==> design.v <==
module averager
    #(parameter int
        power = 8,  
        N = 12)     
    (
        input logic clk,
        reset,
        EN,
        input logic [N-1:0] Din,    
        output logic [N-1:0] Q      
    );
    logic [N-1:0] REG_ARRAY [2**power:1];
    logic [power+N-1:0] sum;
    assign Q = sum[power+N-1:power];
    always_ff @(posedge clk) begin
        if (reset) begin
            sum <= 0;
            for (int j = 1; j <= 2**power; j++) begin
                REG_ARRAY[j] <= 0;
            end
        end
        else if (EN) begin
            sum <= sum + Din - REG_ARRAY[2**power];
            for (int j = 2**power; j > 1; j--) begin
                REG_ARRAY[j] <= REG_ARRAY[j-1];
            end
            REG_ARRAY[1] <= Din;
        end
    end
endmodule
module adc_processing #(
    parameter int SCALING_FACTOR = 310866,
    parameter int SHIFT_FACTOR   = 19,
    parameter int NEGATIVE_FACTOR = 12
) (
    input  logic        clk,
    input  logic        reset,
    input  logic        ready,
    input  logic [15:0] data,
    output logic [15:0] ave_data,
    output logic [15:0] scaled_adc_data
);
    localparam int SCALING_FACTOR_WIDTH = $clog2(SCALING_FACTOR) + 1;
    localparam int INTERMEDIATE_WIDTH = 16 + SCALING_FACTOR_WIDTH;
    logic [INTERMEDIATE_WIDTH-1:0] scaled_adc_data_temp; 
    logic [15:0] scaled_adc_data_pipe;
    averager #(
        .power(8),  
        .N(16)      
    ) AVERAGER (
        .reset(reset),
        .clk(clk),
        .EN(ready),
        .Din(data),
        .Q(ave_data)
    );
    always_ff @(posedge clk) begin
        if (reset) begin
            scaled_adc_data <= 0;
            scaled_adc_data_temp <= 0;
            scaled_adc_data_pipe <= 0;
        end
        else if (ready) begin
            scaled_adc_data_temp <= ave_data * SCALING_FACTOR;             
            scaled_adc_data_pipe <= scaled_adc_data_temp >> SHIFT_FACTOR;  
            scaled_adc_data      <= scaled_adc_data_pipe - 12;             
        end                                                
    end                                                    
endmodule
==> run.sh <==
#!/bin/bash
# the make line also repeats each setting of config.mk as NAME=value (left out here)
make -C /OpenROAD-flow-scripts/flow DESIGN_CONFIG=/design/flow/config.mk WORK_HOME=/design/flow/orfs CLKGATE_MAP_FILE= finish
==> config.mk <==
export PLATFORM = sky130hd
export DESIGN_NAME = adc_processing
export DESIGN_NICKNAME = adc_processing
export VERILOG_FILES = /design/flow/design.v
export SDC_FILE = /design/flow/constraint.sdc
export NUM_CORES = 4
export LEC_CHECK = 0
export CAP_MARGIN = 20
export CORE_MARGIN = 2
export CORE_UTILIZATION = 64
export SLEW_MARGIN = 20
==> constraint.sdc <==
create_clock -name core_clock -period 4.73 [get_ports {clk}]
set_input_delay 0.9460 -clock core_clock [delete_from_list [all_inputs] [get_ports {clk}]]
set_output_delay 0.9460 -clock core_clock [all_outputs]
set_load 0.01 [all_outputs]
==> results.yml, run 1 <==
# implementation run metrics
status:
  status: "failed layout checks"
  failed_checks: "negative setup slack"
floorplan:
  core_sq_mm: 0.235
  fp-utilization_pct: 64.4
  die_area_sq_mm: 0.240
  die_y_um: 490
  die_w_um: 490
  io_pins: 51
  rows: 178
placement:
  port-buffer-count: 50
  gp_congestion: 0.812
  dp_hpwl_mm: 143
  dp_slack_ns: -0.818
synth:
  ys_area_sq_mm: 0.151
  ys_async_sr_fraction_pct: 0
  ys_sh_aoi_pct: 0.901
  ys_warn_count: 3
  yosys.area.top_type_share_pct: 55.1
  top_cell: "nor2_1"
  yosys.area_share.simple_pct: 10.8
  synth_nets: 14500
  syn_inst: 14200
  synthTopLogicFamily: "multiplexers"
  ys_cells: 14200
  yosys.area_share.adder_pct: 2.69
  common_cells: "4171 x nor2_1, 4168 x dfxtp_1, 4131 x mux2i_1"
  syn_area_sq_mm: 0.151
  ys_ff: 4168
  yosys.area_share.xor_xnor_pct: 0.208
  ff_type: "dfxtp_1"
  top_cells_by_area: "dfxtp_1 55%, mux2i_1 27%, nor2_1 10%, clkbuf_1 1.7%, fa_1 1.4%"
  yosys.stat.seqShare_pct: 55.1
  synth.distinct_cells: 66
  ys_sh_mux_pct: 27.3
  avgSynthCellArea_sq_um: 10.6
  synth_top_cell_by_area: "dfxtp_1"
  edf_count: 0
critical_path:
  rr_startpoint: "AVERAGER.sum[12]$_SDFFE_PP0P_"
  reg2reg_slack_ns: -0.71
  crit_fanout: 3
  critPathLaunch: "AVERAGER.sum[12]$_SDFFE_PP0P_"
  path_common_cell: "fa_1"
  cp.depth: 18
  cp_num_buf_inv: 2
  end_kind: "register"
  slowest_delay_ns: 0.61
  crit_path_end: "scaled_adc_data_temp[28]$_SDFFE_PP0P_"
  cp-start-kind: "register"
  crit_path_cell_trace: "fa_2 -> xor2_1 -> ha_2 -> or2_4 -> fa_1 -> fa_2 -> fa_1 -> inv_2 -> fa_1 -> inv_2 -> ha_4 -> and2_4 -> a2111o_1 -> a31o_1 -> o221a_4 -> a221oi_2 -> xor2_1 -> o21ai_1"
  critical_path.top_delay_family: "adder cells"
  worstPathArrival_ns: 6.23
  ff2ff_path_depth: 18
  critical_path_class: "register to register"
  r2r-end: "scaled_adc_data_temp[28]$_SDFFE_PP0P_"
  cp_slowest_cell: "fa_2"
  required_ns: 5.52
power_and_ir_drop:
  p_leak_nw: 76.4
  power_density_mw_per_mm2: 562
  pg_seq_w: 0.0355
  power_frac_comb_pct: 28.7
  sw_frac_of_total_pct: 28.3
  peakVddDrop_mv: 1.33
  power_leader: "registers"
  pg_clk_w: 0.0324
  p_clk_share_pct: 34.1
  share_seq_of_total_power_pct: 37.2
  p_comb_w: 0.0273
  power.internal_w: 0.0682
  switchingPower_w: 0.0270
  p_total_w: 0.0952
job:
  maxCapViolations: 0
  warnings: 79
hold_path:
  hold_start: "scaled_adc_data_temp[27]$_SDFFE_PP0P_"
  holdCritPathClass: "register to register"
  hold-path-endpoint: "scaled_adc_data_temp[27]$_SDFFE_PP0P_"
  hold_depth: 2
clock_network:
  clockBufferDepth: 4
  cts_buffers: 410
  clkTransAtPathRegs_ns: 0.06
  cts-htree-levels: 5
  ctsHoldBuffers: 0
  root_buffer: "clkbuf_16"
  cts_tree: "yes"
  cts_num_sinks: 4168
  clock_latency_ns: 0.97
sta:
  finalClockPeriodUsage_pct: 115
  hold_viol_final: 0
  finalCriticalPeriod_ns: 5.44
  setup_slack_ns: -0.709
  slew_viol_final: 0
  slew_headroom_pct: 22.9
  rsz0062_at_grt: "yes"
  fmax_ghz: 0.184
  worst_pin_slew_ns: 1.16
  finClkSkew_ns: 0.0456
  setup_viol: 16
global_route:
  antenna_found_initial: 2
  grt_use_total_pct: 19.4
  grt_pass1_vias: 88500
  grt_first_pass_wirelength_mm: 413
  grt_max_degree: 200
  overflow: 0
route:
  drt-initial-drc-count: 4324
  viasPerCell: 5.17
  post_drt_wl_per_cell_um: 13.7
  vias: 90700
  final_antenna_net_count: 0
  wirelength_mm: 239
  first_pass_iters: 5
  drc: 0
layout:
  finalNetCount: 14300
  area_growth_syn_to_layout_pct: 11.8
  utilization_pct: 72.0
-- area by class of cell --
type / count / area (sq um)
Multi-Input combinational cell: 8920 / 63800
Clock buffer: 604 / 12100
Timing Repair Buffer: 359 / 3660
Inverter: 206 / 773
Tap cell: 3150 / 3940
Fill cell: 16800 / 65900
Sequential cell: 4168 / 83500
Antenna cell: 1 / 2.50
Clock inverter: 114 / 1600
-- layer usage --
metal  routed length, um  global-route usage (%)  up-vias
met1              114000                    25.7    42700
met4                4140                    4.83        2
met3                7250                    3.22      340
met2              114000                    33.0      723
li1                    -                       -    46900
met5                   7                       0        -
-- metrics by stage --
step	std cells	area [sq um]	TNS (ns)	hold slack [ns]
floorplan	14200	152000	-3.27	0.425
global placement	16800	155000	-8.65	0.447
detailed placement	16800	155000	-8.40	0.444
CTS	17500	169000	-7.02	0.452
global route	17500	169000	-10.28	0.466
finish	17500	169000	-7.19	0.449
-- timing repair --
item | CTS | global route
setup endpoints to repair | 16 | 16
setup buffers | 7 | 7
pin swaps | 49 | 24
resized | 51 | 33
==> inputs of run 2 (changes only) <==
- ABC_AREA: default -> 0
- CELL_PAD_IN_SITES_DETAIL_PLACEMENT: default -> 2
- CORE_MARGIN: 2 -> 5
- CORE_UTILIZATION: 64 -> 40
- CTS_CLUSTER_DIAMETER: default -> 179
- GPL_TIMING_DRIVEN: default -> 1
- HOLD_SLACK_MARGIN: default -> 0.01
- TNS_END_PERCENT: default -> 30
- clock period: 4.73 -> 5.93 ns (I/O delays scaled with it)
==> run 2 against run 1 <==
Compared with the run above:
- the run now finishes clean
- clock power down 13%
- cell count up 10%
- sequential power down about 20%
- cell area up 1.1%
- largest power group unchanged
==> results.yml, run 2 <==
# implementation run metrics
power_and_ir_drop:
  p_comb_w: 0.0153
  p_leak_nw: 76.1
  switchingPower_w: 0.0208
  pg_clk_w: 0.0283
  share_seq_of_total_power_pct: 39.4
  power_leader: "registers"
  p_clk_share_pct: 39.4
  power.internal_w: 0.0511
  peakVddDrop_mv: 0.881
  pg_seq_w: 0.0283
  sw_frac_of_total_pct: 29.0
  power_frac_comb_pct: 21.3
  power_density_mw_per_mm2: 420
floorplan:
  die_y_um: 625
  rows: 226
  io_pins: 51
  fp-utilization_pct: 40.0
  die_w_um: 625
  core_sq_mm: 0.378
  die_area_sq_mm: 0.391
synth:
  synth.distinct_cells: 66
  ys_ff: 4168
  ys_cells: 14200
  ys_warn_count: 3
  yosys.area.top_type_share_pct: 55.1
  top_cells_by_area: "dfxtp_1 55%, mux2i_1 27%, nor2_1 10%, clkbuf_1 1.7%, fa_1 1.4%"
  synth_nets: 14500
  yosys.stat.seqShare_pct: 55.1
  ys_async_sr_fraction_pct: 0
  ys_area_sq_mm: 0.151
  yosys.area_share.adder_pct: 2.69
  ys_sh_aoi_pct: 0.901
  yosys.area_share.simple_pct: 10.8
  ys_sh_mux_pct: 27.3
  syn_area_sq_mm: 0.151
  syn_inst: 14200
  yosys.area_share.xor_xnor_pct: 0.208
  synthTopLogicFamily: "multiplexers"
  synth_top_cell_by_area: "dfxtp_1"
  edf_count: 0
  common_cells: "4171 x nor2_1, 4168 x dfxtp_1, 4131 x mux2i_1"
  avgSynthCellArea_sq_um: 10.6
  top_cell: "nor2_1"
  ff_type: "dfxtp_1"
job:
  warnings: 130
  maxCapViolations: 0
clock_network:
  clkTransAtPathRegs_ns: 0.06
  cts_buffers: 436
  cts_num_sinks: 4168
  clock_latency_ns: 0.96
  clockBufferDepth: 4
  cts-htree-levels: 5
  root_buffer: "clkbuf_16"
  cts_tree: "yes"
  ctsHoldBuffers: 0
sta:
  hold_viol_final: 0
  finClkSkew_ns: 0.0648
  finalSetupTns_ns: 0
  slew_headroom_pct: 23.9
  setup_viol: 0
  worst_pin_slew_ns: 1.14
  slew_viol_final: 0
  fmax_ghz: 0.175
  finalClockPeriodUsage_pct: 96.3
  setup_slack_ns: 0.220
  finalCriticalPeriod_ns: 5.71
critical_path:
  critical_path.top_delay_family: "adder cells"
  cp_slowest_cell: "fa_1"
  rr_startpoint: "AVERAGER.sum[14]$_SDFFE_PP0P_"
  worstPathArrival_ns: 6.50
  slowest_delay_ns: 0.54
  reg2reg_slack_ns: 0.22
  cp_num_buf_inv: 2
  cp.depth: 18
  crit_fanout: 5
  r2r-end: "scaled_adc_data_temp[28]$_SDFFE_PP0P_"
  ff2ff_path_depth: 18
  critical_path_class: "register to register"
  path_common_cell: "fa_1"
  end_kind: "register"
  critPathLaunch: "AVERAGER.sum[14]$_SDFFE_PP0P_"
  cp-start-kind: "register"
  crit_path_cell_trace: "fa_2 -> xor2_1 -> ha_1 -> or2_2 -> fa_1 -> fa_1 -> fa_1 -> inv_1 -> fa_1 -> inv_1 -> ha_1 -> and2_2 -> a2111o_1 -> a31o_1 -> o221a_4 -> a221oi_4 -> xor2_1 -> o21ai_1"
  required_ns: 6.72
  crit_path_end: "scaled_adc_data_temp[28]$_SDFFE_PP0P_"
route:
  drc: 0
  viasPerCell: 4.93
  first_pass_iters: 4
  wirelength_mm: 332
  post_drt_wl_per_cell_um: 17.2
  final_antenna_net_count: 0
  vias: 95200
  drt-initial-drc-count: 3615
placement:
  port-buffer-count: 50
  dp_hpwl_mm: 176
  dp_slack_ns: 0.0656
  gp_congestion: 0.778
  place_area_sq_mm: 0.156
  place_inst: 18500
layout:
  finalNetCount: 14200
  fin_cells: 19300
  area_growth_syn_to_layout_pct: 13.0
  utilization_pct: 45.3
  stdcell_area_sq_mm: 0.171
hold_path:
  hold_depth: 2
  hold_start: "AVERAGER.REG_ARRAY[241][0]$_SDFFE_PP0P_"
  hold-path-endpoint: "AVERAGER.REG_ARRAY[242][0]$_SDFFE_PP0P_"
  holdCritPathClass: "register to register"
global_route:
  grt_first_pass_wirelength_mm: 560
  grt_use_total_pct: 16.6
  grt_max_degree: 232
  grt_pass1_vias: 108000
  antenna_found_initial: 4
  overflow: 0
status:
  status: "finished clean"
[run 2: cell type report]
type | count | area, sq um
fillers | 37900 | 207000
flip-flops and latches | 4168 | 83400
multi-input cells | 8920 | 63400
clock buffers | 666 | 13200
well taps | 5016 | 6280
repair buffers | 193 | 2300
clock inverters | 135 | 1740
inverters | 206 | 773
diodes | 4 | 10.0
[run 2: timing repair]
item	in CTS	in global routing
setup endpoints to repair	0	5
resized	0	9
buffers inserted	0	1
[run 2: per-stage QoR]
| step | total power (W) | hold WS [ns] |
|---|---|---|
| 2_1_floorplan | 0.0399 | 0.425 |
| 3_3_place_gp | 0.0437 | 0.467 |
| 3_5_place_dp | 0.0440 | 0.483 |
| 4_1_cts | 0.0729 | 0.468 |
| 5_1_grt | 0.0760 | 0.496 |
| 6_report | 0.0719 | 0.466 |
[run 2: routing by layer]
metal | wire (um) | GRT usage, %
met3 | 7960 | 2.14
met2 | 172000 | 31.1
met1 | 142000 | 19.5
met4 | 9900 | 4.99
met5 | 13 | 0
==> inputs of run 3 (changes only) <==
- ABC_AREA: 0 -> 1
- CELL_PAD_IN_SITES_DETAIL_PLACEMENT: 2 -> default
- CELL_PAD_IN_SITES_GLOBAL_PLACEMENT: default -> 3
- CORE_ASPECT_RATIO: default -> 0.75
- CORE_MARGIN: 5 -> 4
- CORE_UTILIZATION: 40 -> 48
- CTS_CLUSTER_DIAMETER: 179 -> 78
- CTS_CLUSTER_SIZE: default -> 28
- GPL_ROUTABILITY_DRIVEN: default -> 1
- GPL_TIMING_DRIVEN: 1 -> default
- HOLD_SLACK_MARGIN: 0.01 -> -0.06
- PLACE_DENSITY_LB_ADDON: default -> 0.09
- SETUP_SLACK_MARGIN: default -> -0.96
- SLEW_MARGIN: 20 -> 10
- TNS_END_PERCENT: 30 -> 25
- clock period: 5.93 -> 10.7 ns (I/O delays scaled with it)
==> run 3 against run 2 <==
Compared with the run above:
- the flow now stops in 3_1_place_gp_skip_io
- synthesized area is 0.80% lower
- synthesized cell count grew 35%
- die size fell by 18%
==> results.yml, run 3 <==
# physical design summary
synth:
  ys_warn_count: 3
  ys_area_sq_mm: 0.150
  common_cells: "8301 x nor2_1, 4168 x dfxtp_1, 4143 x o21ai_0"
  syn_inst: 19300
  yosys.area.top_type_share_pct: 55.6
  yosys.area_share.simple_pct: 22.0
  ff_type: "dfxtp_1"
  synth.distinct_cells: 33
  synthTopLogicFamily: "simple AND/OR/NAND/NOR gates"
  yosys.stat.seqShare_pct: 55.6
  top_cell: "nor2_1"
  ys_sh_aoi_pct: 14.2
  ys_ff: 4168
  syn_area_sq_mm: 0.150
  yosys.area_share.adder_pct: 2.71
  synth_top_cell_by_area: "dfxtp_1"
  avgSynthCellArea_sq_um: 7.80
  top_cells_by_area: "dfxtp_1 56%, nor2_1 21%, o21ai_0 14%, clkbuf_1 2.2%, fa_1 1.4%"
  ys_cells: 19300
  ys_async_sr_fraction_pct: 0
  synth_nets: 19500
  yosys.area_share.xor_xnor_pct: 0.0816
  ys_sh_mux_pct: 0
  edf_count: 0
status:
  stop_stage: "3_1_place_gp_skip_io"
  tool.error: "[ERROR FLW-0024] Place density exceeds 1.0 (current PLACE_DENSITY_LB_ADDON =  0.09). Please check if the value of  PLACE_DENSITY_LB_ADDON is between 0 and 0.99."
  status: "did not finish"
floorplan:
  die_w_um: 654
  die_area_sq_mm: 0.322
  core_sq_mm: 0.311
  die_y_um: 492
  fp-utilization_pct: 48.3
  rows: 177
==> inputs of run 4 (changes only) <==
- CELL_PAD_IN_SITES_GLOBAL_PLACEMENT: 3 -> default
- CORE_ASPECT_RATIO: 0.75 -> 1.09
- CORE_MARGIN: 4 -> 2
- CORE_UTILIZATION: 48 -> 72
- CTS_CLUSTER_DIAMETER: 78 -> 238
- CTS_CLUSTER_SIZE: 28 -> 17
- GPL_ROUTABILITY_DRIVEN: 1 -> 0
- HOLD_SLACK_MARGIN: -0.06 -> default
- PLACE_DENSITY_LB_ADDON: 0.09 -> 0.11
- SETUP_SLACK_MARGIN: -0.96 -> 1.02
- SLEW_MARGIN: 10 -> 5
- TNS_END_PERCENT: 25 -> default
- clock period: 10.7 -> 3.54 ns (I/O delays scaled with it)
==> run 4 against run 3 <==
Compared with the run above:
- the layout now fails its checks (negative setup slack)
- die size fell by 34%
- synthesized cell count did not move
- synthesized area did not move
==> results.yml, run 4 <==
# implementation run metrics
critical_path:
  crit_path_end: "scaled_adc_data_temp[30]$_SDFFE_PP0P_"
  cp_slowest_cell: "fa_2"
  rr_startpoint: "AVERAGER.sum[13]$_SDFFE_PP0P_"
  critical_path.top_delay_family: "adder cells"
  reg2reg_slack_ns: -1.35
  slowest_delay_ns: 0.61
  crit_path_cell_trace: "fa_2 -> xor2_1 -> ha_2 -> or2_4 -> fa_1 -> fa_2 -> fa_1 -> inv_2 -> fa_1 -> inv_2 -> ha_4 -> nand2_4 -> buf_6 -> nor2_4 -> nand2_2 -> nor3_2 -> nand2_1 -> nand3_1 -> nand2_1 -> nor2_1 -> nor2_1"
  required_ns: 4.33
  end_kind: "register"
  r2r-end: "scaled_adc_data_temp[30]$_SDFFE_PP0P_"
  cp-start-kind: "register"
  cp_num_buf_inv: 3
  crit_fanout: 3
  cp.depth: 21
  path_common_cell: "fa_1"
  worstPathArrival_ns: 5.68
  ff2ff_path_depth: 21
  critical_path_class: "register to register"
  critPathLaunch: "AVERAGER.sum[13]$_SDFFE_PP0P_"
synth:
  synth.distinct_cells: 33
  top_cells_by_area: "dfxtp_1 56%, nor2_1 21%, o21ai_0 14%, clkbuf_1 2.2%, fa_1 1.4%"
  ys_area_sq_mm: 0.150
  yosys.area_share.simple_pct: 22.0
  ys_cells: 19300
  ys_async_sr_fraction_pct: 0
  edf_count: 0
  synth_top_cell_by_area: "dfxtp_1"
  syn_inst: 19300
  top_cell: "nor2_1"
  ys_ff: 4168
  yosys.stat.seqShare_pct: 55.6
  yosys.area.top_type_share_pct: 55.6
  synthTopLogicFamily: "simple AND/OR/NAND/NOR gates"
  common_cells: "8301 x nor2_1, 4168 x dfxtp_1, 4143 x o21ai_0"
  yosys.area_share.adder_pct: 2.71
  ys_warn_count: 3
  avgSynthCellArea_sq_um: 7.80
  synth_nets: 19500
  syn_area_sq_mm: 0.150
  ff_type: "dfxtp_1"
  ys_sh_aoi_pct: 14.2
  yosys.area_share.xor_xnor_pct: 0.0816
  ys_sh_mux_pct: 0
layout:
  utilization_pct: 77.1
  fill_cells: 15500
  stdcell_area_sq_mm: 0.160
  area_growth_syn_to_layout_pct: 6.85
  finalNetCount: 18900
power_and_ir_drop:
  power_density_mw_per_mm2: 727
  p_clk_share_pct: 25.7
  pg_seq_w: 0.0514
  switchingPower_w: 0.0375
  power_frac_comb_pct: 30.2
  peakVddDrop_mv: 2.62
  sw_frac_of_total_pct: 32.1
  pg_clk_w: 0.0300
  p_leak_nw: 69.2
  power_leader: "registers"
  p_comb_w: 0.0353
  share_seq_of_total_power_pct: 44.1
  power.internal_w: 0.0792
placement:
  dp_hpwl_mm: 148
  port-buffer-count: 50
  place_area_sq_mm: 0.152
  dp_slack_ns: -1.35
sta:
  worst_pin_slew_ns: 0.919
  fmax_ghz: 0.205
  setup_viol: 16
  finalClockPeriodUsage_pct: 138
  finalCriticalPeriod_ns: 4.89
  rsz0062_at_grt: "yes"
  finClkSkew_ns: 0.0387
  setup_slack_ns: -1.35
  slew_viol_final: 0
  hold_viol_final: 0
  slew_headroom_pct: 38.8
hold_path:
  hold-path-endpoint: "AVERAGER.REG_ARRAY[89][2]$_SDFFE_PP0P_"
  hold_start: "ready"
  holdCritPathClass: "input port to register"
  hold_depth: 3
clock_network:
  cts_num_sinks: 4168
  clock_latency_ns: 0.92
  cts-htree-levels: 5
  cts_buffers: 295
  cts_tree: "yes"
  root_buffer: "clkbuf_16"
  clockBufferDepth: 4
  clkTransAtPathRegs_ns: 0.10
route:
  first_pass_iters: 8
  final_antenna_net_count: 0
  drt-initial-drc-count: 8131
  post_drt_wl_per_cell_um: 12.5
  drc: 0
  wirelength_mm: 267
  viasPerCell: 5.35
  vias: 114000
status:
  failed_checks: "negative setup slack"
  status: "failed layout checks"
floorplan:
  die_w_um: 441
  die_area_sq_mm: 0.212
  core_sq_mm: 0.208
  rows: 175
  fp-utilization_pct: 72.2
  io_pins: 51
  die_y_um: 481
global_route:
  overflow: 0
  grt_pass1_vias: 107000
  grt_first_pass_wirelength_mm: 465
  grt_max_degree: 252
  grt_use_total_pct: 24.4
  antenna_found_initial: 2
job:
  maxCapViolations: 0
  warnings: 85
[run 4: final cells by class]
cell class                 instances  area (sq um)  area share [%]
antenna                            2          5.00         0.00312
clock buffer                     302          7540            4.70
clock inverter                     6          60.1          0.0374
inverter                         402          1530           0.954
multi-input combinational      13300         59500            37.1
sequential                      4168         83500            52.0
tap                             2743          3430            2.14
timing repair buffer             425          4870            3.04
[run 4: what timing repair did]
action / CTS / global route
setup buffers: 0 / 21
gates resized: 126 / 186
pin swaps: 9 / 90
setup endpoints to repair: 60 / 30
hold buffers: 0 / 0
gates cloned: 0 / 0
[run 4: metrics by stage]
| step | setup TNS [ns] | cells | hold WS [ns] | power (W) |
|---|---|---|---|---|
| finish | -20.34 | 21300 | 0.372 | 0.117 |
| CTS | -19.68 | 21300 | 0.315 | 0.114 |
| floorplan | -16.70 | 19300 | 0.430 | 0.0742 |
| global placement | -19.30 | 21000 | 0.450 | 0.0813 |
| detailed placement | -20.26 | 21000 | 0.454 | 0.0821 |
| global route | -23.36 | 21300 | 0.370 | 0.124 |
[run 4: layer usage]
metal / wire, um / up-vias / global-route usage [%]
li1: - / 59500 / -
met1: 127000 / 52800 / 31.4
met2: 126000 / 1359 / 43.2
met3: 8430 / 422 / 3.15
met4: 5200 / 0 / 5.80
met5: 0 / - / 0
==> inputs of run 5 (changes only) <==
- CORE_ASPECT_RATIO: 1.09 -> default
- CORE_UTILIZATION: 72 -> 68
- CTS_CLUSTER_DIAMETER: 238 -> default
- CTS_CLUSTER_SIZE: 17 -> 13
- GPL_ROUTABILITY_DRIVEN: 0 -> default
- PLACE_DENSITY_LB_ADDON: 0.11 -> default
- SETUP_SLACK_MARGIN: 1.02 -> -0.22
- SLEW_MARGIN: 5 -> 20
- clock period: 3.54 -> 3.5 ns (I/O delays scaled with it)
==> run 5 against run 4 <==
Compared with the run above:
- the layout still fails its checks (negative setup slack)
- highest routed layer unchanged
- clock power up about 40%
- wire length increased by 1.3%
- combinational power decreased by 1%
- clock-buffer cell count is 318 higher
- sequential cell count unchanged
- clock skew rose by 0.031 ns
- synthesized area stayed put
==> results.yml, run 5 <==
# implementation run metrics
global_route:
  antenna_found_initial: 1
  grt_pass1_vias: 108000
  grt_max_degree: 242
  grt_use_total_pct: 23.6
  grt_first_pass_wirelength_mm: 475
  overflow: 0
route:
  viasPerCell: 5.22
  drc: 0
  dr_wl_met3_mm: 6.96
  maxUsedRoutingLayer: "met4"
  wirelength_mm: 270
  vias: 114000
  drt-initial-drc-count: 7613
  met2_length_mm: 126
  final_antenna_net_count: 0
  first_pass_iters: 5
  post_drt_wl_per_cell_um: 12.4
  met1_length_mm: 132
sta:
  setup_viol: 16
  slew_headroom_pct: 31.9
  finClkSkew_ns: 0.0697
  setup_slack_ns: -1.31
  finalClockPeriodUsage_pct: 137
  worst_pin_slew_ns: 1.02
  finalCriticalPeriod_ns: 4.81
  fmax_ghz: 0.208
  hold_viol_final: 0
  rsz0062_at_grt: "yes"
  slew_viol_final: 0
power_and_ir_drop:
  p_clk_share_pct: 32.6
  sw_frac_of_total_pct: 30.7
  p_leak_nw: 71.7
  pg_seq_w: 0.0520
  pg_clk_w: 0.0419
  peakVddDrop_mv: 1.72
  power_frac_comb_pct: 27.1
  power_density_mw_per_mm2: 778
  share_seq_of_total_power_pct: 40.4
  power_leader: "registers"
  p_comb_w: 0.0349
  power.internal_w: 0.0893
  switchingPower_w: 0.0395
placement:
  gp_congestion: 0.860
  port-buffer-count: 50
  place_inst: 21200
  dp_hpwl_mm: 151
critical_path:
  cp.depth: 22
  ff2ff_path_depth: 22
  critPathLaunch: "AVERAGER.sum[13]$_SDFFE_PP0P_"
  r2r-end: "scaled_adc_data_temp[20]$_SDFFE_PP0P_"
  critical_path_class: "register to register"
  slowest_delay_ns: 0.60
  cp_num_buf_inv: 7
  reg2reg_slack_ns: -1.31
  critical_path.top_delay_family: "adder cells"
  required_ns: 4.31
  crit_path_cell_trace: "fa_2 -> inv_2 -> fa_1 -> inv_1 -> fa_1 -> fa_2 -> fa_1 -> inv_1 -> fa_1 -> inv_2 -> ha_4 -> nand2_4 -> nor2_4 -> buf_4 -> nand2_1 -> inv_2 -> nand2_1 -> nand2_1 -> xnor2_1 -> nand2_1 -> nand2_1 -> inv_1"
  cp_slowest_cell: "fa_2"
  crit_fanout: 4
  worstPathArrival_ns: 5.62
  crit_path_end: "scaled_adc_data_temp[20]$_SDFFE_PP0P_"
  path_common_cell: "nand2_1"
  rr_startpoint: "AVERAGER.sum[13]$_SDFFE_PP0P_"
  end_kind: "register"
  cp-start-kind: "register"
floorplan:
  io_pins: 51
  rows: 172
  die_y_um: 474
  fp-utilization_pct: 68.4
  die_w_um: 474
  die_area_sq_mm: 0.225
  core_sq_mm: 0.220
job:
  warnings: 93
  maxCapViolations: 0
clock_network:
  cts_num_sinks: 4168
  ctsHoldBuffers: 0
  clkTransAtPathRegs_ns: 0.06
  cts-htree-levels: 5
  clock_latency_ns: 0.97
  root_buffer: "clkbuf_16"
  cts_tree: "yes"
  cts_buffers: 411
  clockBufferDepth: 4
synth:
  top_cells_by_area: "dfxtp_1 56%, nor2_1 21%, o21ai_0 14%, clkbuf_1 2.2%, fa_1 1.4%"
  edf_count: 0
  ff_type: "dfxtp_1"
  synth_top_cell_by_area: "dfxtp_1"
  ys_cells: 19300
  synthTopLogicFamily: "simple AND/OR/NAND/NOR gates"
  yosys.area.top_type_share_pct: 55.6
  yosys.area_share.adder_pct: 2.71
  yosys.area_share.xor_xnor_pct: 0.0816
  ys_sh_mux_pct: 0
  yosys.area_share.simple_pct: 22.0
  ys_sh_aoi_pct: 14.2
  ys_area_sq_mm: 0.150
  ys_warn_count: 3
  ys_async_sr_fraction_pct: 0
  syn_inst: 19300
  top_cell: "nor2_1"
  common_cells: "8301 x nor2_1, 4168 x dfxtp_1, 4143 x o21ai_0"
  syn_area_sq_mm: 0.150
  synth_nets: 19500
  ys_ff: 4168
  synth.distinct_cells: 33
  avgSynthCellArea_sq_um: 7.80
  yosys.stat.seqShare_pct: 55.6
status:
  failed_checks: "negative setup slack"
  status: "failed layout checks"
layout:
  area_growth_syn_to_layout_pct: 10.2
  utilization_pct: 75.4
  fin_cells: 21900
  finalNetCount: 19000
  fill_cells: 16800
hold_path:
  hold-path-endpoint: "AVERAGER.REG_ARRAY[134][10]$_SDFFE_PP0P_"
  hold_depth: 3
  hold_start: "ready"
  holdCritPathClass: "input port to register"
-- run 5: repair_timing --
item	CTS	global route
setup endpoints to repair	16	16
pin swaps	26	35
gates resized	54	46
buffers inserted	2	1
-- run 5: layout make-up --
class	count	area, sq um	area share (%)
inverters	402	1530	0.922
well taps	2871	3590	2.17
repair buffers	443	4960	3.00
flip-flops and latches	4168	83500	50.4
diodes	4	10.0	0.00605
clock buffers	620	12100	7.33
multi-input cells	13300	59100	35.7
clock inverters	71	778	0.470
-- run 5: through the flow --
step / cell area, sq um / total power [W] / TNS, ns / hold slack [ns] / setup WS [ns]
CTS: 165000 / 0.128 / -20.24 / 0.245 / -1.32
detailed placement: 152000 / 0.0838 / -21.38 / 0.460 / -1.44
finish: 166000 / 0.129 / -19.74 / 0.288 / -1.31
global placement: 152000 / 0.0835 / -20.94 / 0.453 / -1.40
floorplan: 150000 / 0.0750 / -17.34 / 0.430 / -1.16
global route: 166000 / 0.137 / -23.43 / 0.283 / -1.52
-- run 5: per-layer routing --
metal  global-route usage (%)  up-vias
li1                         -    60100
met1                     30.7    52500
met2                     41.4     1096
met3                     2.78      429
met4                     6.15        0
met5                        0        -
==> inputs of run 6 (changes only) <==
- ABC_AREA: 1 -> default
- CAP_MARGIN: 20 -> 40
- CORE_ASPECT_RATIO: default -> 0.75
- CORE_UTILIZATION: 68 -> 71
- CTS_CLUSTER_DIAMETER: default -> 202
- CTS_CLUSTER_SIZE: 13 -> 15
- GPL_ROUTABILITY_DRIVEN: default -> 0
- HOLD_SLACK_MARGIN: default -> -0.08
- MAX_ROUTING_LAYER: default -> met4
- PLACE_DENSITY: default -> 0.65
- SETUP_SLACK_MARGIN: -0.22 -> 0.28
- SLEW_MARGIN: 20 -> 25
- clock period: 3.5 -> 3.01 ns (I/O delays scaled with it)
==> run 6 against run 5 <==
Compared with the run above:
- still fails the layout checks on negative setup slack
- synthesized cell count decreased by 26%
- register-to-register slack got worse by 1.1 ns
- power increased by 6.0%
==> results.yml, run 6 <==
# implementation run metrics
status:
  status: "failed layout checks"
  failed_checks: "negative setup slack"
synth:
  yosys.area_share.xor_xnor_pct: 0.208
  ys_sh_mux_pct: 27.3
  ys_ff: 4168
  ff_type: "dfxtp_1"
  synth_top_cell_by_area: "dfxtp_1"
  synthTopLogicFamily: "multiplexers"
  yosys.area.top_type_share_pct: 55.1
  ys_area_sq_mm: 0.151
  top_cells_by_area: "dfxtp_1 55%, mux2i_1 27%, nor2_1 10%, clkbuf_1 1.7%, fa_1 1.4%"
  common_cells: "4171 x nor2_1, 4168 x dfxtp_1, 4131 x mux2i_1"
  edf_count: 0
  yosys.stat.seqShare_pct: 55.1
  top_cell: "nor2_1"
  yosys.area_share.simple_pct: 10.8
  synth.distinct_cells: 66
  syn_inst: 14200
  ys_cells: 14200
  syn_area_sq_mm: 0.151
  ys_warn_count: 3
  avgSynthCellArea_sq_um: 10.6
  yosys.area_share.adder_pct: 2.69
  ys_async_sr_fraction_pct: 0
  synth_nets: 14500
  ys_sh_aoi_pct: 0.901
critical_path:
  reg2reg_slack_ns: -2.39
  crit_path_cell_trace: "fa_1 -> ha_1 -> inv_1 -> fa_1 -> inv_1 -> fa_1 -> fa_1 -> inv_1 -> fa_1 -> inv_2 -> ha_4 -> a21o_1 -> a2111o_1 -> a31o_1 -> o221a_4 -> buf_4 -> a21oi_2 -> xnor2_1 -> o21ai_1"
  path_common_cell: "fa_1"
  cp_num_buf_inv: 5
  crit_fanout: 3
  required_ns: 3.75
  cp_slowest_cell: "fa_1"
  crit_path_end: "scaled_adc_data_temp[27]$_SDFFE_PP0P_"
  critPathLaunch: "AVERAGER.sum[17]$_SDFFE_PP0P_"
  cp-start-kind: "register"
  critical_path.top_delay_family: "adder cells"
  cp.depth: 19
  ff2ff_path_depth: 19
  slowest_delay_ns: 0.53
  rr_startpoint: "AVERAGER.sum[17]$_SDFFE_PP0P_"
  worstPathArrival_ns: 6.14
  r2r-end: "scaled_adc_data_temp[27]$_SDFFE_PP0P_"
  end_kind: "register"
  critical_path_class: "register to register"
route:
  wirelength_mm: 234
  post_drt_wl_per_cell_um: 13.8
  drc: 0
  n_antenna_cell: 0
  drt-initial-drc-count: 4957
  first_pass_iters: 6
  viasPerCell: 5.37
  vias: 90800
  final_antenna_net_count: 0
power_and_ir_drop:
  sw_frac_of_total_pct: 30.2
  power.internal_w: 0.0953
  p_clk_share_pct: 27.1
  power_frac_comb_pct: 32.1
  peakVddDrop_mv: 3.24
  pg_clk_w: 0.0371
  pg_seq_w: 0.0557
  p_comb_w: 0.0438
  switchingPower_w: 0.0413
  power_leader: "registers"
  share_seq_of_total_power_pct: 40.8
  power_density_mw_per_mm2: 828
  p_leak_nw: 74.4
hold_path:
  holdCritPathClass: "input port to register"
  hold-path-endpoint: "scaled_adc_data[0]$_SDFFE_PP0P_"
  hold_start: "reset"
  hold_depth: 2
placement:
  dp_hpwl_mm: 143
  place_inst: 16500
  port-buffer-count: 50
  dp_slack_ns: -2.47
clock_network:
  cts-htree-levels: 5
  cts_num_sinks: 4168
  clockBufferDepth: 4
  ctsHoldBuffers: 0
  clkTransAtPathRegs_ns: 0.08
  cts_tree: "yes"
  clock_latency_ns: 0.85
  cts_buffers: 319
  root_buffer: "clkbuf_16"
global_route:
  overflow: 0
  use_met3_pct: 2.81
  antenna_found_initial: 1
  grt_use_met2_pct: 36.0
  grt_max_degree: 213
  grt_pass1_vias: 88400
  use_met1_pct: 28.2
  busiest_layer: "met2"
  grt_use_total_pct: 21.7
  grt_first_pass_wirelength_mm: 405
layout:
  area_growth_syn_to_layout_pct: 8.94
  fill_cells: 13700
  finalNetCount: 14300
  fin_cells: 16900
sta:
  fmax_ghz: 0.185
  slew_headroom_pct: 36.6
  finClkSkew_ns: 0.0419
  finalCriticalPeriod_ns: 5.40
  finalSetupTns_ns: -35.69
  setup_slack_ns: -2.39
  finalClockPeriodUsage_pct: 179
  slew_viol_final: 0
  hold_ws_ns: 0.263
  worst_pin_slew_ns: 0.951
  setup_viol: 16
  hold_viol_final: 0
  rsz0062_at_grt: "yes"
floorplan:
  die_w_um: 537
  fp-utilization_pct: 71.6
  die_area_sq_mm: 0.217
  rows: 146
  io_pins: 51
  die_y_um: 404
  core_sq_mm: 0.212
job:
  maxCapViolations: 0
  warnings: 79
## run 6: timing repair
item                                    4_1_cts  5_1_grt
pin swaps                                    56       48
setup buffers                                 9       14
resized                                      89       46
endpoints found under the setup margin       33       31
cloned                                        0        0
## run 6: layout make-up
type	count	area (sq um)	share of cell area (%)
repair buffers	449	4670	2.83
clock inverters	15	214	0.130
flip-flops and latches	4168	83500	50.6
clock buffers	329	8200	4.97
well taps	2812	3520	2.13
multi-input cells	8920	64100	38.8
inverters	206	788	0.478
## run 6: routing by layer
metal | up-vias | part of all wire [%] | wire, um
li1 | 46600 | - | -
met1 | 42900 | 47 | 111000
met2 | 878 | 47 | 111000
met3 | 423 | 3.0 | 7030
met4 | 0 | 2.2 | 5030
met5 | - | 0 | 0
## run 6: stage by stage
stage               util, %  area (sq um)  power (W)
floorplan                 -        152000     0.0803
global placement       73.6        156000     0.0924
detailed placement     73.6        156000     0.0938
CTS                    77.8        165000      0.134
global route           78.0        165000      0.143
finish                 78.0        165000      0.137
==> inputs of run 7 (changes only) <==
- ABC_AREA: default -> 1
- CAP_MARGIN: 40 -> 35
- CORE_ASPECT_RATIO: 0.75 -> 1.17
- CORE_UTILIZATION: 71 -> 72
- CTS_CLUSTER_DIAMETER: 202 -> 79
- CTS_CLUSTER_SIZE: 15 -> 14
- HOLD_SLACK_MARGIN: -0.08 -> default
- MAX_ROUTING_LAYER: met4 -> default
- PLACE_DENSITY: 0.65 -> default
- PLACE_DENSITY_LB_ADDON: default -> 0.11
- SETUP_SLACK_MARGIN: 0.28 -> 0.55
- clock period: 3.01 -> 3.84 ns (I/O delays scaled with it)
==> run 7 against run 6 <==
Compared with the run above:
- still fails the layout checks on negative setup slack
- highest routed layer unchanged
- worst setup slack better by 1.4 ns
- largest cell class unchanged
- die size is 2.2% lower
- largest power group unchanged
- non-clock buffer count shrank 44
- maximum frequency rose by 11%
- via count up 26%
- sequential power down 15%
- register-to-register slack better by 1.4 ns
- cell area shrank 2.3%
==> results.yml, run 7 <==
# implementation run metrics
synth:
  ys_async_sr_fraction_pct: 0
  ff_type: "dfxtp_1"
  yosys.area_share.adder_pct: 2.71
  yosys.area_share.xor_xnor_pct: 0.0816
  ys_sh_aoi_pct: 14.2
  ys_warn_count: 3
  top_cells_by_area: "dfxtp_1 56%, nor2_1 21%, o21ai_0 14%, clkbuf_1 2.2%, fa_1 1.4%"
  syn_area_sq_mm: 0.150
  yosys.area_share.simple_pct: 22.0
  synth_top_cell_by_area: "dfxtp_1"
  synth.distinct_cells: 33
  synth_nets: 19500
  top_cell: "nor2_1"
  avgSynthCellArea_sq_um: 7.80
  synthTopLogicFamily: "simple AND/OR/NAND/NOR gates"
  ys_cells: 19300
  yosys.area.top_type_share_pct: 55.6
  ys_area_sq_mm: 0.150
  yosys.stat.seqShare_pct: 55.6
  edf_count: 0
  ys_ff: 4168
  common_cells: "8301 x nor2_1, 4168 x dfxtp_1, 4143 x o21ai_0"
  syn_inst: 19300
  ys_sh_mux_pct: 0
job:
  maxCapViolations: 0
  warnings: 99
layout:
  regArea_sq_mm: 0.0835
  area_growth_syn_to_layout_pct: 7.31
  finalNetCount: 18900
  area.combinational_sq_mm: 0.0590
  fill_cells: 15000
hold_path:
  hold_start: "ready"
  holdCritPathClass: "input port to register"
  hold-path-endpoint: "AVERAGER.REG_ARRAY[67][2]$_SDFFE_PP0P_"
  hold_depth: 3
sta:
  hold_viol_final: 0
  finalCriticalPeriod_ns: 4.86
  slew_headroom_pct: 33.6
  setup_viol: 16
  rsz0062_at_grt: "yes"
  worst_pin_slew_ns: 0.996
  slew_viol_final: 0
  fmax_ghz: 0.206
  finalClockPeriodUsage_pct: 127
  setup_slack_ns: -1.02
  finClkSkew_ns: 0.0414
power_and_ir_drop:
  power.internal_w: 0.0751
  peakVddDrop_mv: 1.87
  p_total_w: 0.109
  power_leader: "registers"
  sw_frac_of_total_pct: 31.3
  power_density_mw_per_mm2: 678
  p_leak_nw: 69.6
  p_comb_w: 0.0311
  p_clk_share_pct: 28.2
  switchingPower_w: 0.0342
  pg_clk_w: 0.0308
  share_seq_of_total_power_pct: 43.4
  pg_seq_w: 0.0474
  power_frac_comb_pct: 28.4
critical_path:
  reg2reg_slack_ns: -1.02
  crit_path_end: "scaled_adc_data_temp[20]$_SDFFE_PP0P_"
  r2r-end: "scaled_adc_data_temp[20]$_SDFFE_PP0P_"
  crit_path_cell_trace: "fa_2 -> inv_2 -> fa_1 -> inv_1 -> fa_1 -> fa_2 -> fa_1 -> inv_1 -> fa_1 -> inv_2 -> ha_4 -> nand2_4 -> nor2_4 -> buf_4 -> nand2_1 -> inv_2 -> nand2_1 -> nand2_2 -> xnor2_2 -> nand2_1 -> nand2_1 -> inv_1"
  worstPathArrival_ns: 5.68
  cp_num_buf_inv: 7
  critical_path_class: "register to register"
  critPathLaunch: "AVERAGER.sum[13]$_SDFFE_PP0P_"
  end_kind: "register"
  crit_fanout: 4
  critical_path.top_delay_family: "adder cells"
  rr_startpoint: "AVERAGER.sum[13]$_SDFFE_PP0P_"
  ff2ff_path_depth: 22
  cp_slowest_cell: "fa_2"
  required_ns: 4.66
  cp-start-kind: "register"
  slowest_delay_ns: 0.61
  cp.depth: 22
route:
  final_antenna_net_count: 0
  drt-initial-drc-count: 8510
  drc: 0
  post_drt_wl_per_cell_um: 12.5
  wirelength_mm: 267
  vias: 114000
  viasPerCell: 5.35
  first_pass_iters: 6
placement:
  dp_hpwl_mm: 150
  port-buffer-count: 50
  dp_slack_ns: -1.06
global_route:
  grt_use_total_pct: 24.7
  overflow: 0
  grt_max_degree: 269
  grt_first_pass_wirelength_mm: 471
  antenna_found_initial: 1
  grt_pass1_vias: 109000
clock_network:
  root_buffer: "clkbuf_16"
  cts-htree-levels: 5
  cts_tree: "yes"
  cts_buffers: 348
  clock_latency_ns: 0.94
  cts_num_sinks: 4168
  ctsHoldBuffers: 0
  clkTransAtPathRegs_ns: 0.06
  clockBufferDepth: 4
floorplan:
  die_w_um: 426
  io_pins: 51
  core_sq_mm: 0.208
  die_y_um: 498
  fp-utilization_pct: 72.3
  die_area_sq_mm: 0.212
  rows: 181
status:
  status: "failed layout checks"
  failed_checks: "negative setup slack"
## run 7: per-layer routing
layer  share of wire, %  vias to the layer above  global-route usage, %
li1                   -                    59600                      -
met1                 47                    53100                   30.7
met2                 48                     1335                   44.7
met3                3.1                      405                   3.57
met4                1.9                        0                   6.09
met5                  0                        -                      0
## run 7: final cells by class
| cell class | count | share of cell area [%] |
|---|---|---|
| Tap cell | 2745 | 2.13 |
| Clock buffer | 359 | 5.57 |
| Multi-Input combinational cell | 13300 | 36.6 |
| Antenna cell | 1 | 0.00155 |
| Sequential cell | 4168 | 51.8 |
| Inverter | 402 | 0.946 |
| Timing Repair Buffer | 405 | 2.90 |
| Clock inverter | 9 | 0.0543 |
## run 7: repair_timing
action	in CTS	in global routing
buffers inserted	3	3
pin swaps	18	25
resized	27	44
endpoints found under the setup margin	16	16
## run 7: through the flow
step | TNS, ns | hold slack [ns] | cell area (sq um) | utilization (%) | std cells
6_report | -15.36 | 0.372 | 161000 | 77.6 | 21400
5_1_grt | -18.40 | 0.369 | 161000 | 77.6 | 21400
4_1_cts | -15.29 | 0.307 | 161000 | 77.5 | 21400
3_5_place_dp | -15.76 | 0.452 | 152000 | 73.1 | 21000
3_3_place_gp | -14.49 | 0.447 | 152000 | 73.1 | 21000
2_1_floorplan | -11.90 | 0.430 | 150000 | - | 19300
==> inputs of run 8 (changes only) <==
- CAP_MARGIN: 35 -> 20
- CORE_ASPECT_RATIO: 1.17 -> 0.75
- CORE_UTILIZATION: 72 -> 71
- CTS_CLUSTER_DIAMETER: 79 -> default
- CTS_CLUSTER_SIZE: 14 -> 13
- SETUP_SLACK_MARGIN: 0.55 -> -0.25
- clock period: 3.84 -> 3.54 ns (I/O delays scaled with it)
==> run 8 against run 7 <==
Compared with the run above:
- still fails the layout checks on negative setup slack
- wire length is 3.5% higher
- clock-buffer cell count is 148 higher
- via count hardly changed
- highest routed layer is now met5
==> results.yml, run 8 <==
# implementation run metrics
status:
  status: "failed layout checks"
  failed_checks: "negative setup slack"
synth:
  ys_sh_mux_pct: 0
  common_cells: "8301 x nor2_1, 4168 x dfxtp_1, 4143 x o21ai_0"
  top_cell: "nor2_1"
  yosys.area_share.simple_pct: 22.0
  synthTopLogicFamily: "simple AND/OR/NAND/NOR gates"
  edf_count: 0
  ff_type: "dfxtp_1"
  synth.distinct_cells: 33
  ys_ff: 4168
  ys_cells: 19300
  avgSynthCellArea_sq_um: 7.80
  syn_inst: 19300
  syn_area_sq_mm: 0.150
  ys_warn_count: 3
  yosys.stat.seqShare_pct: 55.6
  top_cells_by_area: "dfxtp_1 56%, nor2_1 21%, o21ai_0 14%, clkbuf_1 2.2%, fa_1 1.4%"
  yosys.area_share.xor_xnor_pct: 0.0816
  yosys.area_share.adder_pct: 2.71
  ys_area_sq_mm: 0.150
  yosys.area.top_type_share_pct: 55.6
  ys_sh_aoi_pct: 14.2
  synth_nets: 19500
  synth_top_cell_by_area: "dfxtp_1"
  ys_async_sr_fraction_pct: 0
floorplan:
  core_sq_mm: 0.211
  rows: 146
  io_pins: 51
  die_area_sq_mm: 0.215
  die_w_um: 535
  die_y_um: 402
  fp-utilization_pct: 71.3
power_and_ir_drop:
  power_frac_comb_pct: 27.9
  peakVddDrop_mv: 2.41
  p_leak_nw: 70.8
  sw_frac_of_total_pct: 31.6
  power.internal_w: 0.0840
  switchingPower_w: 0.0388
  pg_seq_w: 0.0516
  power_density_mw_per_mm2: 750
  p_clk_share_pct: 30.1
  p_comb_w: 0.0343
  pg_clk_w: 0.0369
  power_leader: "registers"
  share_seq_of_total_power_pct: 42.0
critical_path:
  crit_fanout: 4
  rr_startpoint: "AVERAGER.sum[12]$_SDFFE_PP0P_"
  slowest_delay_ns: 0.62
  worstPathArrival_ns: 5.71
  cp_num_buf_inv: 6
  critical_path_class: "register to register"
  critical_path.top_delay_family: "adder cells"
  reg2reg_slack_ns: -1.41
  required_ns: 4.30
  cp_slowest_cell: "fa_2"
  critPathLaunch: "AVERAGER.sum[12]$_SDFFE_PP0P_"
  crit_path_cell_trace: "fa_2 -> inv_2 -> fa_1 -> inv_2 -> fa_1 -> fa_2 -> fa_1 -> inv_2 -> fa_1 -> inv_2 -> ha_4 -> nand2_4 -> nor2_4 -> inv_2 -> nor3_2 -> nand3_1 -> nand4_1 -> nand3_1 -> nand2_1 -> inv_1"
  crit_path_end: "scaled_adc_data_temp[27]$_SDFFE_PP0P_"
  cp.depth: 20
  r2r-end: "scaled_adc_data_temp[27]$_SDFFE_PP0P_"
  end_kind: "register"
  cp-start-kind: "register"
  path_common_cell: "inv_2"
  ff2ff_path_depth: 20
clock_network:
  cts-htree-levels: 5
  clockBufferDepth: 4
  clkTransAtPathRegs_ns: 0.06
  ctsHoldBuffers: 0
  cts_tree: "yes"
  clock_latency_ns: 0.89
  cts_buffers: 379
  cts_num_sinks: 4168
  root_buffer: "clkbuf_16"
route:
  post_drt_wl_per_cell_um: 12.8
  viasPerCell: 5.28
  drc: 0
  drt-initial-drc-count: 8461
  first_pass_iters: 6
  vias: 114000
  wirelength_mm: 277
  final_antenna_net_count: 0
layout:
  regArea_sq_mm: 0.0835
  stdcell_area_sq_mm: 0.164
  area.combinational_sq_mm: 0.0590
  fill_cells: 15300
  finalNetCount: 19000
  area_growth_syn_to_layout_pct: 8.95
  fin_cells: 21700
hold_path:
  hold-path-endpoint: "AVERAGER.REG_ARRAY[7][9]$_SDFFE_PP0P_"
  holdCritPathClass: "input port to register"
  hold_start: "ready"
  hold_depth: 3
job:
  maxCapViolations: 0
  warnings: 67
sta:
  setup_viol: 16
  finalClockPeriodUsage_pct: 140
  finalSetupTns_ns: -20.62
  finClkSkew_ns: 0.0346
  worst_pin_slew_ns: 1.04
  rsz0062_at_grt: "yes"
  slew_headroom_pct: 30.8
  fmax_ghz: 0.202
  hold_viol_final: 0
  slew_viol_final: 0
  setup_slack_ns: -1.41
  finalCriticalPeriod_ns: 4.95
global_route:
  grt_pass1_vias: 108000
  grt_use_total_pct: 25.2
  antenna_found_initial: 2
  grt_max_degree: 285
  grt_use_met2_pct: 42.9
  grt_first_pass_wirelength_mm: 484
  use_met3_pct: 3.85
  busiest_layer: "met2"
  use_met1_pct: 33.6
  overflow: 0
placement:
  dp_slack_ns: -1.34
  place_inst: 21100
  port-buffer-count: 50
  place_area_sq_mm: 0.152
  dp_hpwl_mm: 159
[run 8: layer usage]
metal / wire, um / share of wire, % / vias to the layer above
met5: 13 / 0.0047 / -
li1: - / - / 59900
met2: 126000 / 46 / 1562
met4: 5320 / 1.9 / 2
met3: 11700 / 4.2 / 410
met1: 134000 / 48 / 52500
[run 8: timing repair]
action | CTS | global route
endpoints found under the setup margin | 16 | 16
pin swaps | 8 | 39
cloned | 0 | 0
buffers inserted | 0 | 2
endpoints found under the hold margin | 0 | 0
resized | 30 | 51
[run 8: area by class of cell]
cell class                      instances  share of cell area [%]
Sequential cell                      4168                    51.0
Multi-Input combinational cell      13300                    36.1
Clock buffer                          507                    6.41
Timing Repair Buffer                  458                    3.26
Tap cell                             2812                    2.15
Inverter                              402                   0.931
Clock inverter                         31                   0.171
Antenna cell                            1                 0.00153
[run 8: stage by stage]
stage	hold slack, ns	total power, W	util, %
floorplan	0.430	0.0741	-
global placement	0.450	0.0817	72.4
detailed placement	0.454	0.0824	72.4
CTS	0.332	0.121	77.6
global route	0.382	0.130	77.7
finish	0.398	0.123	77.7
==> inputs of run 9 (changes only) <==
- ABC_AREA: 1 -> default
- CORE_MARGIN: 2 -> 8
- CORE_UTILIZATION: 71 -> 48
- CTS_CLUSTER_SIZE: 13 -> 41
- SETUP_SLACK_MARGIN: -0.25 -> 0.5
- clock period: 3.54 -> 3.79 ns (I/O delays scaled with it)
==> run 9 against run 8 <==
Compared with the run above:
- the layout still fails its checks (negative setup slack)
- critical path depth decreased by 2
- combinational power is essentially flat
- power down 3.6%
- synthesized cell count decreased by 26%
- sequential cell count stayed put
- cell count down 14%
- first-iteration DRC count decreased by 48%
- die size increased by 55%
- critical path type unchanged
- largest cell class unchanged
==> results.yml, run 9 <==
# implementation run metrics
synth:
  ff_type: "dfxtp_1"
  synth_top_cell_by_area: "dfxtp_1"
  ys_sh_mux_pct: 27.3
  yosys.area.top_type_share_pct: 55.1
  ys_sh_aoi_pct: 0.901
  synthTopLogicFamily: "multiplexers"
  top_cells_by_area: "dfxtp_1 55%, mux2i_1 27%, nor2_1 10%, clkbuf_1 1.7%, fa_1 1.4%"
  avgSynthCellArea_sq_um: 10.6
  yosys.area_share.simple_pct: 10.8
  ys_area_sq_mm: 0.151
  ys_cells: 14200
  ys_warn_count: 3
  common_cells: "4171 x nor2_1, 4168 x dfxtp_1, 4131 x mux2i_1"
  yosys.area_share.adder_pct: 2.69
  synth.distinct_cells: 66
  ys_async_sr_fraction_pct: 0
  ys_ff: 4168
  yosys.stat.seqShare_pct: 55.1
  syn_inst: 14200
  top_cell: "nor2_1"
  synth_nets: 14500
  syn_area_sq_mm: 0.151
  edf_count: 0
  yosys.area_share.xor_xnor_pct: 0.208
floorplan:
  rows: 178
  core_sq_mm: 0.314
  die_w_um: 664
  die_y_um: 502
  fp-utilization_pct: 48.2
  die_area_sq_mm: 0.334
  io_pins: 51
route:
  drc: 0
  first_pass_iters: 6
  wirelength_mm: 239
  viasPerCell: 4.89
  drt-initial-drc-count: 4429
  final_antenna_net_count: 0
  post_drt_wl_per_cell_um: 12.9
  vias: 90900
critical_path:
  rr_startpoint: "AVERAGER.sum[14]$_SDFFE_PP0P_"
  worstPathArrival_ns: 6.16
  slowest_delay_ns: 0.61
  crit_path_cell_trace: "fa_2 -> xor2_1 -> ha_2 -> or2_4 -> fa_1 -> fa_2 -> fa_1 -> inv_1 -> fa_1 -> inv_2 -> ha_4 -> and2_4 -> a2111o_1 -> a31o_1 -> o221a_4 -> a221oi_2 -> xor2_1 -> o21ai_1"
  critical_path_class: "register to register"
  cp-start-kind: "register"
  critical_path.top_delay_family: "adder cells"
  r2r-end: "scaled_adc_data_temp[28]$_SDFFE_PP0P_"
  cp_slowest_cell: "fa_2"
  required_ns: 4.56
  cp.depth: 18
  reg2reg_slack_ns: -1.60
  path_common_cell: "fa_1"
  crit_fanout: 3
  critPathLaunch: "AVERAGER.sum[14]$_SDFFE_PP0P_"
  end_kind: "register"
  crit_path_end: "scaled_adc_data_temp[28]$_SDFFE_PP0P_"
  cp_num_buf_inv: 2
  ff2ff_path_depth: 18
sta:
  finalCriticalPeriod_ns: 5.39
  setup_slack_ns: -1.60
  fmax_ghz: 0.186
  finalClockPeriodUsage_pct: 142
  worst_pin_slew_ns: 1.17
  rsz0062_at_grt: "yes"
  setup_viol: 16
  slew_viol_final: 0
  finClkSkew_ns: 0.0630
  slew_headroom_pct: 22.1
  hold_viol_final: 0
layout:
  area_growth_syn_to_layout_pct: 12.8
  fill_cells: 26900
  finalNetCount: 14400
  utilization_pct: 54.4
global_route:
  grt_first_pass_wirelength_mm: 414
  grt_max_degree: 233
  grt_use_total_pct: 13.8
  antenna_found_initial: 2
  overflow: 0
  grt_pass1_vias: 89000
placement:
  dp_hpwl_mm: 140
  dp_slack_ns: -1.78
  port-buffer-count: 50
status:
  status: "failed layout checks"
  failed_checks: "negative setup slack"
power_and_ir_drop:
  pg_seq_w: 0.0443
  peakVddDrop_mv: 2.12
  pg_clk_w: 0.0398
  p_clk_share_pct: 33.6
  switchingPower_w: 0.0344
  power_frac_comb_pct: 29.0
  power_density_mw_per_mm2: 693
  sw_frac_of_total_pct: 29.0
  power_leader: "registers"
  p_leak_nw: 76.6
  power.internal_w: 0.0840
  p_comb_w: 0.0343
  share_seq_of_total_power_pct: 37.4
clock_network:
  cts_buffers: 404
  clkTransAtPathRegs_ns: 0.06
  cts_tree: "yes"
  cts_num_sinks: 4168
  clockBufferDepth: 4
  root_buffer: "clkbuf_16"
  clock_latency_ns: 0.91
  cts-htree-levels: 5
hold_path:
  hold_start: "reset"
  hold-path-endpoint: "scaled_adc_data[0]$_SDFFE_PP0P_"
  hold_depth: 2
  holdCritPathClass: "input port to register"
job:
  warnings: 79
  maxCapViolations: 0
==> run 9: repair_timing <==
item,CTS,global route
hold buffers,0,0
endpoints found under the setup margin,16,16
resized,48,15
pin swaps,48,7
buffers inserted,9,2
==> run 9: layer usage <==
metal  up-vias  wire length [um]  track usage [%]
met2       834            106000             23.1
met5         -                13                0
li1      47100                 -                -
met1     42500            119000             18.3
met3       506              7890             2.32
met4         2              6680             4.22
==> run 9: area by class of cell <==
cell class	count	area [sq um]	share of cell area, %
repair buffers	420	4300	2.52
well taps	4140	5180	3.03
inverters	206	773	0.453
diodes	1	2.50	0.00147
flip-flops and latches	4168	83500	48.9
multi-input cells	8920	63700	37.3
clock buffers	579	11700	6.87
clock inverters	140	1590	0.932
==> run 9: through the flow <==
step                      setup TNS [ns]  total power, W  cell area (sq um)  std cells  hold slack, ns
after floorplan                   -18.22          0.0637             152000      14200           0.425
after global placement            -23.03          0.0750             157000      17800           0.470
after detailed placement          -24.28          0.0754             157000      17800           0.479
after CTS                         -22.16           0.118             171000      18600           0.319
after global routing              -25.46           0.124             171000      18600           0.354
final                             -23.28           0.118             171000      18600           0.350
==> inputs of run 10 (changes only) <==
- ABC_AREA: default -> 1
- CAP_MARGIN: 20 -> 40
- CORE_ASPECT_RATIO: 0.75 -> default
- CORE_MARGIN: 8 -> 2
- CORE_UTILIZATION: 48 -> 72
- CTS_CLUSTER_DIAMETER: default -> 60
- CTS_CLUSTER_SIZE: 41 -> 15
- GPL_ROUTABILITY_DRIVEN: 0 -> default
- PLACE_DENSITY: default -> 0.42
- PLACE_DENSITY_LB_ADDON: 0.11 -> default
- SETUP_SLACK_MARGIN: 0.5 -> 0.82
- SLEW_MARGIN: 25 -> 20
- clock period: 3.79 -> 3.54 ns (I/O delays scaled with it)
==> run 10 against run 9 <==
Compared with the run above:
- the layout still fails its checks (negative setup slack)
- sequential cell count did not move
- power is 0.66% higher
- cell count increased by 15%
- largest power group unchanged
==> results.yml, run 10 <==
# implementation run metrics
sta:
  slew_viol_final: 0
  finalClockPeriodUsage_pct: 135
  fmax_ghz: 0.210
  hold_ws_ns: 0.331
  rsz0062_at_grt: "yes"
  finalCriticalPeriod_ns: 4.76
  hold_viol_final: 0
  setup_slack_ns: -1.22
  finClkSkew_ns: 0.0563
  setup_viol: 16
  slew_headroom_pct: 29.7
  worst_pin_slew_ns: 1.05
clock_network:
  ctsHoldBuffers: 0
  cts_tree: "yes"
  cts_buffers: 332
  root_buffer: "clkbuf_16"
  cts-htree-levels: 5
  cts_num_sinks: 4168
  clock_latency_ns: 0.94
  clkTransAtPathRegs_ns: 0.06
  clockBufferDepth: 4
synth:
  synth.distinct_cells: 33
  yosys.area.top_type_share_pct: 55.6
  ys_area_sq_mm: 0.150
  syn_inst: 19300
  ys_sh_aoi_pct: 14.2
  common_cells: "8301 x nor2_1, 4168 x dfxtp_1, 4143 x o21ai_0"
  edf_count: 0
  top_cells_by_area: "dfxtp_1 56%, nor2_1 21%, o21ai_0 14%, clkbuf_1 2.2%, fa_1 1.4%"
  yosys.area_share.xor_xnor_pct: 0.0816
  syn_area_sq_mm: 0.150
  synth_top_cell_by_area: "dfxtp_1"
  ys_async_sr_fraction_pct: 0
  ys_ff: 4168
  yosys.stat.seqShare_pct: 55.6
  synthTopLogicFamily: "simple AND/OR/NAND/NOR gates"
  synth_nets: 19500
  ys_sh_mux_pct: 0
  top_cell: "nor2_1"
  ff_type: "dfxtp_1"
  ys_warn_count: 3
  avgSynthCellArea_sq_um: 7.80
  ys_cells: 19300
  yosys.area_share.adder_pct: 2.71
  yosys.area_share.simple_pct: 22.0
global_route:
  grt_first_pass_wirelength_mm: 468
  grt_max_degree: 286
  antenna_found_initial: 2
  grt_use_total_pct: 24.7
  grt_pass1_vias: 107000
  overflow: 0
hold_path:
  hold_depth: 3
  holdCritPathClass: "input port to register"
  hold_start: "ready"
  hold-path-endpoint: "AVERAGER.REG_ARRAY[68][9]$_SDFFE_PP0P_"
power_and_ir_drop:
  pg_seq_w: 0.0515
  switchingPower_w: 0.0381
  peakVddDrop_mv: 1.85
  power_density_mw_per_mm2: 740
  p_leak_nw: 69.4
  share_seq_of_total_power_pct: 43.2
  p_clk_share_pct: 27.1
  pg_clk_w: 0.0323
  power_frac_comb_pct: 29.7
  power_leader: "registers"
  p_comb_w: 0.0354
  sw_frac_of_total_pct: 32.0
  power.internal_w: 0.0810
floorplan:
  rows: 167
  core_sq_mm: 0.207
  die_area_sq_mm: 0.212
  die_y_um: 461
  io_pins: 51
  die_w_um: 461
  fp-utilization_pct: 72.5
placement:
  port-buffer-count: 50
  dp_hpwl_mm: 150
  dp_slack_ns: -1.38
  gp_congestion: 0.858
route:
  viasPerCell: 5.31
  drc: 0
  final_antenna_net_count: 0
  first_pass_iters: 5
  vias: 114000
  wirelength_mm: 269
  drt-initial-drc-count: 8205
  post_drt_wl_per_cell_um: 12.6
layout:
  area_growth_syn_to_layout_pct: 7.23
  finalNetCount: 18900
critical_path:
  ff2ff_path_depth: 23
  crit_fanout: 4
  crit_path_end: "scaled_adc_data_temp[20]$_SDFFE_PP0P_"
  cp_slowest_cell: "fa_2"
  end_kind: "register"
  worstPathArrival_ns: 5.59
  reg2reg_slack_ns: -1.22
  r2r-end: "scaled_adc_data_temp[20]$_SDFFE_PP0P_"
  cp.depth: 23
  critical_path_class: "register to register"
  critPathLaunch: "AVERAGER.sum[13]$_SDFFE_PP0P_"
  critical_path.top_delay_family: "adder cells"
  slowest_delay_ns: 0.60
  cp_num_buf_inv: 7
  path_common_cell: "nand2_2"
  cp-start-kind: "register"
  required_ns: 4.37
  rr_startpoint: "AVERAGER.sum[13]$_SDFFE_PP0P_"
  crit_path_cell_trace: "fa_2 -> inv_2 -> fa_1 -> inv_1 -> fa_1 -> fa_2 -> fa_1 -> inv_1 -> fa_1 -> inv_2 -> ha_4 -> nand2_8 -> inv_2 -> nand2_2 -> nand2_2 -> nand2_2 -> nand2_2 -> inv_2 -> nand2_2 -> xnor2_2 -> nand2_1 -> nand2_1 -> inv_1"
job:
  maxCapViolations: 0
  warnings: 98
status:
  status: "failed layout checks"
  failed_checks: "negative setup slack"
==> run 10: layout make-up <==
type | count | area (sq um)
inverter | 402 | 1530
antenna | 4 | 10.0
sequential | 4168 | 83500
multi-input combinational | 13300 | 59300
clock inverter | 13 | 114
timing repair buffer | 393 | 4580
fill | 15200 | 46200
clock buffer | 341 | 8500
tap | 2788 | 3490
==> run 10: metrics by stage <==
step	TNS [ns]	total power [W]	std cells	instance area, sq um	utilization [%]
floorplan	-16.70	0.0741	19300	150000	-
detailed placement	-20.84	0.0827	21000	152000	73.1
finish	-18.94	0.119	21400	161000	77.7
global route	-21.99	0.127	21400	161000	77.7
global placement	-20.76	0.0824	21000	152000	73.1
CTS	-19.32	0.118	21400	161000	77.4
==> run 10: layer usage <==
layer	global-route usage, %	share of wire [%]	wire [um]	vias to the layer above
li1	-	-	-	59600
met1	31.7	48	129000	52500
met2	44.0	47	127000	1241
met3	3.35	3.0	8190	347
met4	5.60	1.7	4580	2
met5	0	0.0041	11	-
==> run 10: what timing repair did <==
item                       CTS  global route
resized                     98           117
pin swaps                   28            55
setup endpoints to repair   37            29
buffers inserted             3             3
No activity file was given, so power comes from the tool's default toggle rates.
